==> inputs of run a <==
==> flow/design.v (excerpt) <==
module digital_loc(
    input key_a,
    input key_b,
    input key_c,
    input key_d,
    input reset,
	 input clk,
    output [6:0] postion_state,
	 output  [3:0] x,
	 output reg [1:0] Led2,
	 output  [3:0] selector,
	 output reg dot,
	 output S_CLK,
	 output LR_CLK,
	 output M_CLK,
	 output  Sin
    );
clock: 2.96 ns
lec_check: 0
abc_area: 1
cap_margin: 20
core_margin: 2
core_utilization: 72
cts_cluster_diameter: 379
cts_cluster_size: 11
setup_slack_margin: 0.7
slew_margin: 20
run.sh (not shown) runs the stock make flow with config.mk's settings and CLKGATE_MAP_FILE=.
==> run b: changes against run a <==
Settings changed: ABC_AREA 1 to unset, CORE_MARGIN 2 to 8, CORE_UTILIZATION 72 to 40, CTS_CLUSTER_DIAMETER 379 to unset, CTS_CLUSTER_SIZE 11 to unset, HOLD_SLACK_MARGIN set to -0.08, SETUP_SLACK_MARGIN 0.7 to unset, SLEW_MARGIN 20 to 30.
==> flow/constraint.sdc (replaced) <==
create_clock -name core_clock -period 10.0 [get_ports {clk}]
set_input_delay 2.0000 -clock core_clock [delete_from_list [all_inputs] [get_ports {clk}]]
set_output_delay 2.0000 -clock core_clock [all_outputs]
set_load 0.01 [all_outputs]
==> impl_metrics.yaml <==
# physical design summary
power:
  p_seq_mw: 1.04
  p_leak_nw: 7.33
  p_switching_uw: 465
route:
  post_drt_wl_per_cell_microns: 15.9
synth:
  yosys-top-cells-count: "dfrtp_1, nor2_1, nand2_1"
  xor_area_share_pct: 8.65
  ys_sh_aoi_pct: 14.3
place:
  gp_congestion: 0.909
global_route:
  grt_use_met1_pct: 21.5
cells_and_area:
  seq_share_pct: 36.4
  fin_util_pct: 44.6
  bufAreaShareNonClock_pct: 2.21
  buffers_excl_clock: 38
  clkCellAreaFrac_pct: 5.42
run_status:
  status: "finished clean"
clock_tree:
  clkLatencyLatePin_ps: 570
critical_path:
  cp_top_family: "buffers and inverters"
  critPathRequiredTime_ps: 8000
floorplanning:
  die-area_sq_mm: 0.0467
  fp.dieW_microns: 216
The numbers above come from run b.

==> impl_metrics.yaml <==
# physical design summary
power:
  p_seq_mw: 3.53
  p_leak_nw: 9.20
clock_tree:
  clkLatencyLatePin_ps: 550
synth:
  yosys-top-cells-count: "nand2_1, nor2_1, inv_1"
  ys_sh_aoi_pct: 10.1
cells_and_area:
  bufAreaShareNonClock_pct: 7.37
  buffers_excl_clock: 173
  clkCellAreaFrac_pct: 3.51
  seq_share_pct: 31.4
floorplanning:
  fp.dieW_microns: 160
place:
  gp_congestion: 1.02
route:
  post_drt_wl_per_cell_microns: 19.1
run_status:
  status: "finished clean"
critical_path:
  critPathRequiredTime_ps: 2370
The numbers above come from run a.



==> run F <==
digital_loc again, from the RTL that the note above started with.
export LEC_CHECK = 0
export ABC_AREA = 0
export CAP_MARGIN = 20
export CELL_PAD_IN_SITES_GLOBAL_PLACEMENT = 2
export CORE_ASPECT_RATIO = 0.88
export CORE_MARGIN = 2
export CORE_UTILIZATION = 40
export MAX_ROUTING_LAYER = met5
export PLACE_DENSITY_LB_ADDON = 0.08
export SETUP_SLACK_MARGIN = -0.06
export SLEW_MARGIN = 20
create_clock -name core_clock -period 4.39 [get_ports {clk}]
==> inputs of run X, as changes to run F <==
- ABC_AREA: 0 -> default
- CELL_PAD_IN_SITES_GLOBAL_PLACEMENT: 2 -> default
- CORE_ASPECT_RATIO: 0.88 -> default
- CORE_UTILIZATION: 40 -> 56
- MAX_ROUTING_LAYER: met5 -> default
- PLACE_DENSITY_LB_ADDON: 0.08 -> default
- SETUP_SLACK_MARGIN: -0.06 -> default
==> flow/constraint.sdc (replaced) <==
create_clock -name core_clock -period 5.35 [get_ports {clk}]
set_input_delay 1.0700 -clock core_clock [delete_from_list [all_inputs] [get_ports {clk}]]
set_output_delay 1.0700 -clock core_clock [all_outputs]
set_load 0.01 [all_outputs]
==> results <==
item                                                 run X       run F
Result of the run         no timing/DRC/antenna violations  no timing/DRC/antenna violations
Clk pwr                                            1970 uW     2780 uW
Sequential-cell power consumption                  1950 uW     2380 uW
Internal power consumption                         3130 uW     4100 uW
Clock share of power                                 0.497       0.532
Grt peak-use layer                                    met2        met1
Leakage                                         0.00734 uW  0.00742 uW
Share of total power in sequential cells             0.491       0.456
GR Layer Usage met3                                 0.0310      0.0220
Switching pwr                                       850 uW     1120 uW
Post-layout utilization of the core                  0.626       0.454
Met1 capacity usage during global routing            0.348       0.303
Number of well taps                                    378         525
Comb area share                                      0.509       0.499
CTS Buf Count                                           28          30
HPWL Detailed                                     25600 um    28500 um
Number of clock buffer instances in the layout          39          41
Signal buf overhead                                 0.0225      0.0240
Via Count                                            13048       13046
Non-CTS buffers                                         41          44
CP max stage delay                                  480 ps      550 ps
Layout fillers                                        2415        3825
Total tool warning count                                78          76


==> try-nickel <==
Starting RTL as in the previous note.
export LEC_CHECK = 0
export CAP_MARGIN = 15
export CELL_PAD_IN_SITES_DETAIL_PLACEMENT = 1
export CELL_PAD_IN_SITES_GLOBAL_PLACEMENT = 1
export CORE_ASPECT_RATIO = 0.84
export CORE_MARGIN = 3
export CORE_UTILIZATION = 47
export CTS_CLUSTER_DIAMETER = 32
export GPL_ROUTABILITY_DRIVEN = 1
export GPL_TIMING_DRIVEN = 1
export MAX_ROUTING_LAYER = met4
export MIN_ROUTING_LAYER = met1
export PLACE_DENSITY_LB_ADDON = 0.06
export SETUP_SLACK_MARGIN = 1.8
export SLEW_MARGIN = 20
export TNS_END_PERCENT = 75
create_clock -name core_clock -period 7.93 [get_ports {clk}]
==> try-violet: changes against try-nickel <==
==> flow/config.mk (replaced) <==
export PLATFORM = sky130hd
export DESIGN_NAME = digital_loc
export DESIGN_NICKNAME = digital_loc
export VERILOG_FILES = /design/flow/design.v
export SDC_FILE = /design/flow/constraint.sdc
export NUM_CORES = 4
export LEC_CHECK = 0
export CAP_MARGIN = 20
export CELL_PAD_IN_SITES_GLOBAL_PLACEMENT = 0
export CORE_MARGIN = 2
export CORE_UTILIZATION = 72
export CTS_CLUSTER_DIAMETER = 231
export GPL_TIMING_DRIVEN = 1
export MIN_ROUTING_LAYER = met1
export PLACE_DENSITY = 0.38
export SLEW_MARGIN = 20
==> flow/constraint.sdc (replaced) <==
create_clock -name core_clock -period 2.95 [get_ports {clk}]
set_input_delay 0.5900 -clock core_clock [delete_from_list [all_inputs] [get_ports {clk}]]
set_output_delay 0.5900 -clock core_clock [all_outputs]
set_load 0.01 [all_outputs]
==> try-xenon: changes against try-nickel <==
==> flow/config.mk (replaced) <==
export PLATFORM = sky130hd
export DESIGN_NAME = digital_loc
export DESIGN_NICKNAME = digital_loc
export VERILOG_FILES = /design/flow/design.v
export SDC_FILE = /design/flow/constraint.sdc
export NUM_CORES = 4
export LEC_CHECK = 0
export CAP_MARGIN = 20
export CELL_PAD_IN_SITES_GLOBAL_PLACEMENT = 0
export CORE_ASPECT_RATIO = 0.91
export CORE_MARGIN = 2
export CORE_UTILIZATION = 72
export CTS_CLUSTER_DIAMETER = 32
export GPL_TIMING_DRIVEN = 1
export HOLD_SLACK_MARGIN = 0.3
export MIN_ROUTING_LAYER = met1
export SETUP_SLACK_MARGIN = -0.18
export SLEW_MARGIN = 20
==> flow/constraint.sdc (replaced) <==
create_clock -name core_clock -period 2.98 [get_ports {clk}]
set_input_delay 0.5960 -clock core_clock [delete_from_list [all_inputs] [get_ports {clk}]]
set_output_delay 0.5960 -clock core_clock [all_outputs]
set_load 0.01 [all_outputs]
==> summary of the runs <==
try-violet finished with negative setup slack left. try-xenon completed, yet does not pass: negative setup slack. try-nickel passed the timing, DRC and antenna checks.
Sequential cell count is the same in try-xenon and try-violet.
Via count: try-nickel < try-violet < try-xenon.
Utilization: try-nickel < try-violet < try-xenon.
In synthesized cell count, try-nickel and try-violet do not differ.
Between try-violet and try-nickel, the lower setup slack is in try-violet (gap 3.0 ns).
Routed wire length: try-xenon is higher than try-violet (about 3%).
The lowest clock-buffer cell count belongs to try-violet, the highest to try-nickel.
The lowest die size belongs to try-violet, the highest to try-nickel.
The sequential power of try-violet is 2.7 times that of try-nickel.
First-iteration DRC count, highest first: try-xenon, try-violet, try-nickel.


==> 01-10: inputs <==
Starting RTL as in the previous note.
make LEC_CHECK=0 CAP_MARGIN=20 CELL_PAD_IN_SITES_DETAIL_PLACEMENT=0 CELL_PAD_IN_SITES_GLOBAL_PLACEMENT=1 CORE_MARGIN=2 CORE_UTILIZATION=17 CTS_CLUSTER_DIAMETER=78 CTS_CLUSTER_SIZE=100 PLACE_DENSITY_LB_ADDON=0.22 SETUP_SLACK_MARGIN=-0.31 SLEW_MARGIN=20 finish   # period 8.47 ns
==> 02-20 (differences from 01-10) <==
Settings changed: CELL_PAD_IN_SITES_DETAIL_PLACEMENT 0 to unset, CELL_PAD_IN_SITES_GLOBAL_PLACEMENT 1 to 0, CORE_UTILIZATION 17 to 72, CTS_CLUSTER_DIAMETER 78 to 32, CTS_CLUSTER_SIZE 100 to unset, GPL_TIMING_DRIVEN set to 1, MIN_ROUTING_LAYER set to met1, PLACE_DENSITY_LB_ADDON 0.22 to 0.27, SETUP_SLACK_MARGIN -0.31 to unset.
==> flow/constraint.sdc (replaced) <==
create_clock -name core_clock -period 3.02 [get_ports {clk}]
set_input_delay 0.6040 -clock core_clock [delete_from_list [all_inputs] [get_ports {clk}]]
set_output_delay 0.6040 -clock core_clock [all_outputs]
set_load 0.01 [all_outputs]
==> 03-27 (differences from 01-10) <==
Settings changed: CELL_PAD_IN_SITES_DETAIL_PLACEMENT 0 to unset, CELL_PAD_IN_SITES_GLOBAL_PLACEMENT 1 to 0, CORE_UTILIZATION 17 to 71, CTS_CLUSTER_DIAMETER 78 to 32, CTS_CLUSTER_SIZE 100 to unset, GPL_TIMING_DRIVEN set to 1, MIN_ROUTING_LAYER set to met1, PLACE_DENSITY_LB_ADDON 0.22 to unset, SETUP_SLACK_MARGIN -0.31 to -0.18.
==> flow/constraint.sdc (replaced) <==
create_clock -name core_clock -period 2.98 [get_ports {clk}]
set_input_delay 0.5960 -clock core_clock [delete_from_list [all_inputs] [get_ports {clk}]]
set_output_delay 0.5960 -clock core_clock [all_outputs]
set_load 0.01 [all_outputs]
==> results.toml <==
# physical design summary
[timing]
whs_ns = -0.00793
finalSetupViolations = 5
hold_viol = 3
worst_slack_ns = -0.147

[critical_path]
crit_slowest_cell = "mux4_2"

[clock_tree]
cts_buffers = 50

[run_status]
outcome = "failed layout checks"
check-failures = "negative hold slack, negative setup slack"

[finish]
final_core_utilization = 0.857
Source of the figures above: 03-27

==> results.toml <==
# physical design summary
[timing]
clock_skew_ns = 0.0326
whs_ns = 0.488
finalSetupViolations = 0
worst_slack_ns = 3.27
hold_viol = 0
rsz0062_at_grt = "no"

[global_routing]
grt_first_pass_wirelength_um = 76800

[drt]
highest_layer = "met4"

[finish]
final_core_utilization = 0.200

[pwr]
vdd_drop_max_mv = 0.154

[die]
die_height_um = 311
chipArea_um2 = 96600

[critical_path]
crit_slowest_cell = "clkdlybuf4s50_1"

[run_status]
outcome = "no timing/DRC/antenna violations"

[clock_tree]
cts_buffers = 28
clock_path_buffers = 3
Source of the figures above: 01-10

==> results.toml <==
# physical design summary
[clock_tree]
cts_buffers = 44

[run_status]
outcome = "failed layout checks"
check-failures = "negative setup slack"

[finish]
final_core_utilization = 0.868

[timing]
whs_ns = 0.0571
worst_slack_ns = -0.0159
hold_viol = 0
finalSetupViolations = 2

[drt]
avgRoutedWirePerCell_um = 19.4
Source of the figures above: 02-20



==> yarrow <==
Starting RTL as in the previous note.
==> flow/config.mk <==
export PLATFORM = sky130hd
export DESIGN_NAME = digital_loc
export DESIGN_NICKNAME = digital_loc
export VERILOG_FILES = /design/flow/design.v
export SDC_FILE = /design/flow/constraint.sdc
export NUM_CORES = 4
export LEC_CHECK = 0
export CAP_MARGIN = 20
export CELL_PAD_IN_SITES_DETAIL_PLACEMENT = 1
export CELL_PAD_IN_SITES_GLOBAL_PLACEMENT = 3
export CORE_MARGIN = 10
export CORE_UTILIZATION = 46
export CTS_CLUSTER_SIZE = 84
export GPL_ROUTABILITY_DRIVEN = 0
export GPL_TIMING_DRIVEN = 0
export HOLD_SLACK_MARGIN = -0.08
export MAX_ROUTING_LAYER = met4
export SETUP_SLACK_MARGIN = -0.3
export SLEW_MARGIN = 30
export TNS_END_PERCENT = 55
==> flow/constraint.sdc <==
create_clock -name core_clock -period 4.87 [get_ports {clk}]
set_input_delay 0.9740 -clock core_clock [delete_from_list [all_inputs] [get_ports {clk}]]
set_output_delay 0.9740 -clock core_clock [all_outputs]
set_load 0.01 [all_outputs]
==> quartz: changes against yarrow <==
==> flow/config.mk (replaced) <==
export PLATFORM = sky130hd
export DESIGN_NAME = digital_loc
export DESIGN_NICKNAME = digital_loc
export VERILOG_FILES = /design/flow/design.v
export SDC_FILE = /design/flow/constraint.sdc
export NUM_CORES = 4
export LEC_CHECK = 0
export ABC_AREA = 0
export CAP_MARGIN = 10
export CELL_PAD_IN_SITES_GLOBAL_PLACEMENT = 3
export CORE_MARGIN = 10
export CORE_UTILIZATION = 24
export CTS_CLUSTER_SIZE = 15
export GPL_ROUTABILITY_DRIVEN = 0
export GPL_TIMING_DRIVEN = 0
export MAX_ROUTING_LAYER = met5
export SLEW_MARGIN = 5
export TNS_END_PERCENT = 75
==> flow/constraint.sdc (replaced) <==
create_clock -name core_clock -period 10.0 [get_ports {clk}]
set_input_delay 2.0000 -clock core_clock [delete_from_list [all_inputs] [get_ports {clk}]]
set_output_delay 2.0000 -clock core_clock [all_outputs]
set_load 0.01 [all_outputs]
==> pepper: changes against yarrow <==
==> flow/config.mk (replaced) <==
export PLATFORM = sky130hd
export DESIGN_NAME = digital_loc
export DESIGN_NICKNAME = digital_loc
export VERILOG_FILES = /design/flow/design.v
export SDC_FILE = /design/flow/constraint.sdc
export NUM_CORES = 4
export LEC_CHECK = 0
export CAP_MARGIN = 20
export CORE_MARGIN = 2
export CORE_UTILIZATION = 40
export SLEW_MARGIN = 20
==> flow/constraint.sdc (replaced) <==
create_clock -name core_clock -period 10.0 [get_ports {clk}]
set_input_delay 2.0000 -clock core_clock [delete_from_list [all_inputs] [get_ports {clk}]]
set_output_delay 2.0000 -clock core_clock [all_outputs]
set_load 0.01 [all_outputs]
==> juniper: changes against yarrow <==
==> flow/config.mk (replaced) <==
export PLATFORM = sky130hd
export DESIGN_NAME = digital_loc
export DESIGN_NICKNAME = digital_loc
export VERILOG_FILES = /design/flow/design.v
export SDC_FILE = /design/flow/constraint.sdc
export NUM_CORES = 4
export LEC_CHECK = 0
export CAP_MARGIN = 20
export CORE_MARGIN = 2
export CORE_UTILIZATION = 40
export SLEW_MARGIN = 20
==> flow/constraint.sdc (replaced) <==
create_clock -name core_clock -period 4.9 [get_ports {clk}]
set_input_delay 0.9800 -clock core_clock [delete_from_list [all_inputs] [get_ports {clk}]]
set_output_delay 0.9800 -clock core_clock [all_outputs]
set_load 0.01 [all_outputs]
==> metrics.csv <==
stage,metric,value,unit
global_routing,met2 usage,0.3735,
setup_path,crit path buf inv count,3,
global_routing,first-pass GRT wire length,78430,um
status,status,"complete, no violations",
power_and_ir_drop,pwr dens,261.5,mW/mm^2
cells_and_area,Final Core Density,0.5237,
power_and_ir_drop,Logic power comb,0.0000600,W
Source of the figures above: yarrow

==> metrics.csv <==
stage,metric,value,unit
global_routing,met2 usage,0.3009,
cells_and_area,Final Core Density,0.4480,
status,status,"complete, no violations",
power_and_ir_drop,Logic power comb,0.0000539,W
setup_path,crit path buf inv count,3,
power_and_ir_drop,pwr dens,259.7,mW/mm^2
synthesis,Post-synth ARST share,1.000,
Source of the figures above: juniper

==> metrics.csv <==
stage,metric,value,unit
detailed_routing,first-pass iteration count of the detailed router,5,
global_routing,met2 usage,0.2110,
power_and_ir_drop,pwr dens,124.8,mW/mm^2
global_routing,first-pass GRT wire length,82030,um
power_and_ir_drop,Logic power comb,0.0000289,W
timing,worst hold margin,0.4915,ns
detailed_routing,via/cell ratio,4.821,
setup_path,crit path buf inv count,2,
floorplanning,Init Core Util,0.2425,
cells_and_area,Final Core Density,0.2806,
status,status,"complete, no violations",
Source of the figures above: quartz

==> metrics.csv <==
stage,metric,value,unit
cells_and_area,Final Core Density,0.4472,
status,status,"complete, no violations",
min_path,Hold Crit Depth,1,
global_routing,met2 usage,0.3002,
power_and_ir_drop,pwr dens,126.1,mW/mm^2
power_and_ir_drop,Logic power comb,0.0000259,W
global_routing,first-pass GRT wire length,64170,um
setup_path,crit path buf inv count,3,
timing,fmax,0.1907,GHz
timing,Layout Skew,0.02347,ns
Source of the figures above: pepper

Power and IR drop assume default switching activity.
